// UT_TOP
module UT_TOP (
    clk, rst_n, in_valid, in_time,
    out_valid, out_display, out_day
);
input clk, rst_n, in_valid;
input [30:0] in_time;
output reg out_valid;
output reg [3:0] out_display;
output reg [2:0] out_day;
parameter IDLE = 0;
parameter INPUT = 1;
parameter CAL = 2;
parameter OUTPUT = 3;
reg [1:0] next_state, current_state;
reg [4:0] count;
reg [4:0] four_year_span;
reg [1:0] leap_count;  
reg [30:0] in_time_reg;
reg [26:0] four_year;
reg [24:0] one_year;
reg [21:0] month;
reg [17:0] date;
reg [17:0] hour;
reg [5:0] minute;
reg [5:0] second;
reg [10:0] year_ip_in;
reg [3:0] month_ip_in;
reg [4:0] date_ip_in;
reg [4:0] hour_ip_in;
reg [5:0] minute_ip_in;
reg [5:0] second_ip_in;
reg [11:0] bin;
wire [15:0] bout;
reg [2:0] out_day_reg;  
reg [15:0] year_ip_out;
reg [7:0] month_ip_out, date_ip_out, hour_ip_out, minute_ip_out, second_ip_out;
always@ (posedge clk or negedge rst_n) begin
  if(!rst_n)
    current_state <= IDLE;
  else
    current_state <= next_state;
end
always@ (*) begin
    case(current_state)
    IDLE: begin
        if(in_valid)
            next_state = CAL;
        else
            next_state = IDLE;
    end
    CAL: begin
        if(count == 17)
            next_state = IDLE;
        else
            next_state = CAL;
    end
    default: next_state = current_state;
    endcase
end
B2BCD_IP #(.WIDTH(12), .DIGIT(4)) B0(.Binary_code(bin), .BCD_code(bout));
always@ (*) begin
    if(current_state == CAL) begin
        case(count - 1)
        2: bin = {1'b0, year_ip_in};
        3: bin = {8'b0, month_ip_in};
        4: bin = {7'b0, date_ip_in};
        5: bin = {7'b0, hour_ip_in};
        6: bin = {6'b0, minute_ip_in};
        7: bin = {6'b0, second_ip_in};
        default: bin = 0;
        endcase
    end
    else begin
  ...
clock: 13.9 ns
lec_check: 0
cap_margin: 20
core_margin: 2
core_utilization: 66
setup_slack_margin: 3.51
slew_margin: 20
run.sh (not shown) runs the stock make flow with config.mk's settings and CLKGATE_MAP_FILE=.
The baseline finished but fails on negative setup slack.
Then changed:
--- a/flow/config.mk
+++ b/flow/config.mk
@@ -7,6 +7,10 @@
 export LEC_CHECK = 0
 export CAP_MARGIN = 20
+export CORE_ASPECT_RATIO = 1.15
 export CORE_MARGIN = 2
-export CORE_UTILIZATION = 66
-export SETUP_SLACK_MARGIN = 3.51
+export CORE_UTILIZATION = 72
+export CTS_CLUSTER_DIAMETER = 168
+export GPL_ROUTABILITY_DRIVEN = 1
+export MAX_ROUTING_LAYER = met4
 export SLEW_MARGIN = 20
+export TNS_END_PERCENT = 50
==> flow/constraint.sdc (replaced) <==
create_clock -name core_clock -period 11.9 [get_ports {clk}]
set_input_delay 2.3800 -clock core_clock [delete_from_list [all_inputs] [get_ports {clk}]]
set_output_delay 2.3800 -clock core_clock [all_outputs]
set_load 0.01 [all_outputs]
Result:
- The changed run finished but fails on negative setup slack
- hold slack improves by 0.012 ns
- utilization rose by 6.3 points
- setup slack degrades by 1.6 ns


Starting RTL as in the previous note.
clock: 10.6 ns
lec_check: 0
cap_margin: 35
cell_pad_in_sites_detail_placement: 1
core_aspect_ratio: 0.96
core_margin: 2
core_utilization: 15
cts_cluster_diameter: 158
gpl_routability_driven: 0
hold_slack_margin: 0.05
max_routing_layer: met4
min_routing_layer: met2
place_density_lb_addon: 0.09
slew_margin: 20
The baseline finished but fails on setup timing.
Change:
Settings changed: CAP_MARGIN 35 to 20, CELL_PAD_IN_SITES_DETAIL_PLACEMENT 1 to default, CORE_ASPECT_RATIO 0.96 to default, CORE_UTILIZATION 15 to 72, CTS_CLUSTER_DIAMETER 158 to default, CTS_CLUSTER_SIZE from default to 49, GPL_ROUTABILITY_DRIVEN 0 to default, HOLD_SLACK_MARGIN 0.05 to default, MAX_ROUTING_LAYER met4 to default, MIN_ROUTING_LAYER met2 to default, PLACE_DENSITY_LB_ADDON 0.09 to 0.0, SETUP_SLACK_MARGIN from default to -0.9, SLEW_MARGIN 20 to 5.
Clock period 10.6 ns to 12.3 ns, I/O delays scaled along.
After rerunning:
- The new run produced a layout that fails on setup timing
- routed wire length fell by 32%
- global-route usage climbs by 26 points
- flip-flop count does not change
- sequential share of layout area went up by 1.6 points
- utilization came out higher by 61 points
- critical path depth decreases by 2
- worst hold slack degrades by 0.0036 ns
Change:
Settings changed: ABC_AREA from default to 1, CELL_PAD_IN_SITES_GLOBAL_PLACEMENT from default to 0, CORE_UTILIZATION 72 to 55, CTS_CLUSTER_SIZE 49 to default, GPL_ROUTABILITY_DRIVEN from default to 1, GPL_TIMING_DRIVEN from default to 1, MAX_ROUTING_LAYER from default to met4, MIN_ROUTING_LAYER from default to met1, PLACE_DENSITY from default to 0.48, PLACE_DENSITY_LB_ADDON 0.0 to default, SETUP_SLACK_MARGIN -0.9 to default, SLEW_MARGIN 5 to 20.
Clock period 12.3 ns to 20.0 ns, I/O delays scaled along.
Effect: With this change the flow went through all stages and came out clean; routed wire length grows by 6.3%; setup slack gains 5.7 ns; cell area decreases by 6.6%; first-iteration DRC count drops by 25%; global-route usage goes down by 5.1 points; synthesized area drops by 4.5%.


Starting RTL as in the previous note.
Settings: LEC_CHECK=0, CAP_MARGIN=35, CELL_PAD_IN_SITES_DETAIL_PLACEMENT=1, CORE_ASPECT_RATIO=0.96, CORE_MARGIN=2, CORE_UTILIZATION=40, CTS_CLUSTER_DIAMETER=158, GPL_ROUTABILITY_DRIVEN=0, HOLD_SLACK_MARGIN=0.05, MAX_ROUTING_LAYER=met4, MIN_ROUTING_LAYER=met2, PLACE_DENSITY_LB_ADDON=0.0, SLEW_MARGIN=20; clock period 10.6 ns.
The starting point ended with an error in 5_1_grt.
==> next run, changes <==
==> flow/config.mk (replaced) <==
export PLATFORM = sky130hd
export DESIGN_NAME = UT_TOP
export DESIGN_NICKNAME = UT_TOP
export VERILOG_FILES = /design/flow/design.v
export SDC_FILE = /design/flow/constraint.sdc
export NUM_CORES = 4
export LEC_CHECK = 0
export CAP_MARGIN = 20
export CORE_ASPECT_RATIO = 1.15
export CORE_MARGIN = 2
export CORE_UTILIZATION = 24
export CTS_CLUSTER_DIAMETER = 168
export GPL_ROUTABILITY_DRIVEN = 1
export HOLD_SLACK_MARGIN = -0.01
export MAX_ROUTING_LAYER = met4
export PLACE_DENSITY_LB_ADDON = 0.28
export SLEW_MARGIN = 20
export TNS_END_PERCENT = 50
==> flow/constraint.sdc (replaced) <==
create_clock -name core_clock -period 21.0 [get_ports {clk}]
set_input_delay 4.2000 -clock core_clock [delete_from_list [all_inputs] [get_ports {clk}]]
set_output_delay 4.2000 -clock core_clock [all_outputs]
set_load 0.01 [all_outputs]
This time the run ran to the end with no violations.
Synthesized cell count does not change.
Synthesized area stays the same.
Die area went up by 66%.
==> next run, changes <==
==> flow/config.mk (replaced) <==
export PLATFORM = sky130hd
export DESIGN_NAME = UT_TOP
export DESIGN_NICKNAME = UT_TOP
export VERILOG_FILES = /design/flow/design.v
export SDC_FILE = /design/flow/constraint.sdc
export NUM_CORES = 4
export LEC_CHECK = 0
export CAP_MARGIN = 20
export CORE_ASPECT_RATIO = 0.57
export CORE_MARGIN = 2
export CORE_UTILIZATION = 40
export CTS_CLUSTER_DIAMETER = 392
export SLEW_MARGIN = 20
export TNS_END_PERCENT = 10
==> flow/constraint.sdc (replaced) <==
create_clock -name core_clock -period 20.0 [get_ports {clk}]
set_input_delay 4.0000 -clock core_clock [delete_from_list [all_inputs] [get_ports {clk}]]
set_output_delay 4.0000 -clock core_clock [all_outputs]
set_load 0.01 [all_outputs]
Result: Count of clock-buffer cells in the layout shrinks by 10. Sequential cell count stays the same. Routed wire length grows by about 9%. Non-clock buffer count grows by 31. Final cell count shrinks by about 10%. Register-to-register slack is worse by 0.85 ns.
==> next run, changes <==
--- a/flow/config.mk
+++ b/flow/config.mk
@@ -8,7 +8,10 @@
 export CAP_MARGIN = 20
-export CORE_ASPECT_RATIO = 0.57
+export CORE_ASPECT_RATIO = 1.15
 export CORE_MARGIN = 2
-export CORE_UTILIZATION = 40
-export CTS_CLUSTER_DIAMETER = 392
+export CORE_UTILIZATION = 18
+export CTS_CLUSTER_DIAMETER = 168
+export GPL_ROUTABILITY_DRIVEN = 1
+export PLACE_DENSITY_LB_ADDON = 0.28
+export SETUP_SLACK_MARGIN = -2.0
 export SLEW_MARGIN = 20
-export TNS_END_PERCENT = 10
+export TNS_END_PERCENT = 50
==> flow/constraint.sdc (replaced) <==
create_clock -name core_clock -period 21.0 [get_ports {clk}]
set_input_delay 4.2000 -clock core_clock [delete_from_list [all_inputs] [get_ports {clk}]]
set_output_delay 4.2000 -clock core_clock [all_outputs]
set_load 0.01 [all_outputs]
Outcome: Wire length is lower by about 3.6%. Non-clock buffer count is lower by 24. Final area is higher by 4.9%. Setup slack improved by 1.2 ns. Worst hold slack got worse by 0.037 ns. Global-route usage is lower by 19 points. Sequential cell count is unchanged. Die area is higher by about 120%.


UT_TOP again, from the RTL that the note above started with.
clock: 10.4 ns
lec_check: 0
abc_area: 1
cap_margin: 5
core_aspect_ratio: 1.15
core_margin: 2
core_utilization: 71
cts_cluster_diameter: 260
cts_cluster_size: 17
gpl_routability_driven: 1
place_density_lb_addon: 0.28
setup_slack_margin: -2.0
slew_margin: 20
tns_end_percent: 50
The starting point failed in global routing.
==> next run, changes <==
ABC_AREA = default   (was 1)
CAP_MARGIN = 20   (was 5)
CORE_ASPECT_RATIO = default   (was 1.15)
CORE_UTILIZATION = 61   (was 71)
CTS_CLUSTER_DIAMETER = default   (was 260)
CTS_CLUSTER_SIZE = default   (was 17)
GPL_ROUTABILITY_DRIVEN = default   (was 1)
PLACE_DENSITY_LB_ADDON = default   (was 0.28)
SETUP_SLACK_MARGIN = 3.98   (was -2.0)
TNS_END_PERCENT = default   (was 50)
clock period = 14.7 ns   (was 10.4 ns; I/O delays follow)
After rerunning: Now the flow passed the timing, DRC and antenna checks; synthesized area grows by 4.7%; die size grows by 21%; synthesized cell count shrinks by 6.7%.
==> next run, changes <==
CAP_MARGIN = 5   (was 20)
CORE_UTILIZATION = 72   (was 61)
CTS_CLUSTER_SIZE = 68   (was default)
PLACE_DENSITY_LB_ADDON = 0.0   (was default)
SETUP_SLACK_MARGIN = -0.9   (was 3.98)
SLEW_MARGIN = 40   (was 20)
clock period = 12.3 ns   (was 14.7 ns; I/O delays follow)
Effect: Now the flow finished but fails on negative setup slack; cell area is about the same; wire length hardly moves; synthesized cell count stays the same; first-iteration DRC count rises by 30%; hold slack gets better by 22 ps; via count rises by 5.0%; die area falls by about 15%; setup slack gets worse by 2100 ps; final cell count falls by 0.75%; utilization rises by 12 points.
==> next run, changes <==
CAP_MARGIN = 20   (was 5)
CORE_UTILIZATION = 65   (was 72)
CTS_CLUSTER_SIZE = default   (was 68)
SETUP_SLACK_MARGIN = 3.81   (was -0.9)
clock period = 14.5 ns   (was 12.3 ns; I/O delays follow)
Result: The changed run produced a clean layout. Via count went down by 4.1%. Synthesized area is unchanged. Wire length went down by 1.8%.
==> next run, changes <==
CORE_UTILIZATION = 72   (was 65)
SETUP_SLACK_MARGIN = default   (was 3.81)
SLEW_MARGIN = 20   (was 40)
clock period = 11.5 ns   (was 14.5 ns; I/O delays follow)
The new run completed and failed the layout checks on negative setup slack.
Clock-buffer cell count climbs by 2.
Flip-flop count stays the same.
Fmax drops by a few percent.
Via count rose by a few percent.
Area after synthesis stays the same.
Die area drops by roughly a tenth.
==> next run, changes <==
CAP_MARGIN = 0   (was 20)
PLACE_DENSITY = 0.35   (was default)
PLACE_DENSITY_LB_ADDON = default   (was 0.0)
SETUP_SLACK_MARGIN = -0.9   (was default)
SLEW_MARGIN = 40   (was 20)
clock period = 12.3 ns   (was 11.5 ns; I/O delays follow)
- The new run finished but fails on negative setup slack
- global-route usage went up by 2.3 points
- synthesized area does not change
- routed wire length went up by 4.3%
- via count went up by about 2.2%
- setup slack improves by 1200 ps
- first-iteration DRC count went up by about 13%
- cell area stays flat
- count of clock-buffer cells in the layout went down by 1
- die size does not change
- maximum frequency went up by about 3%
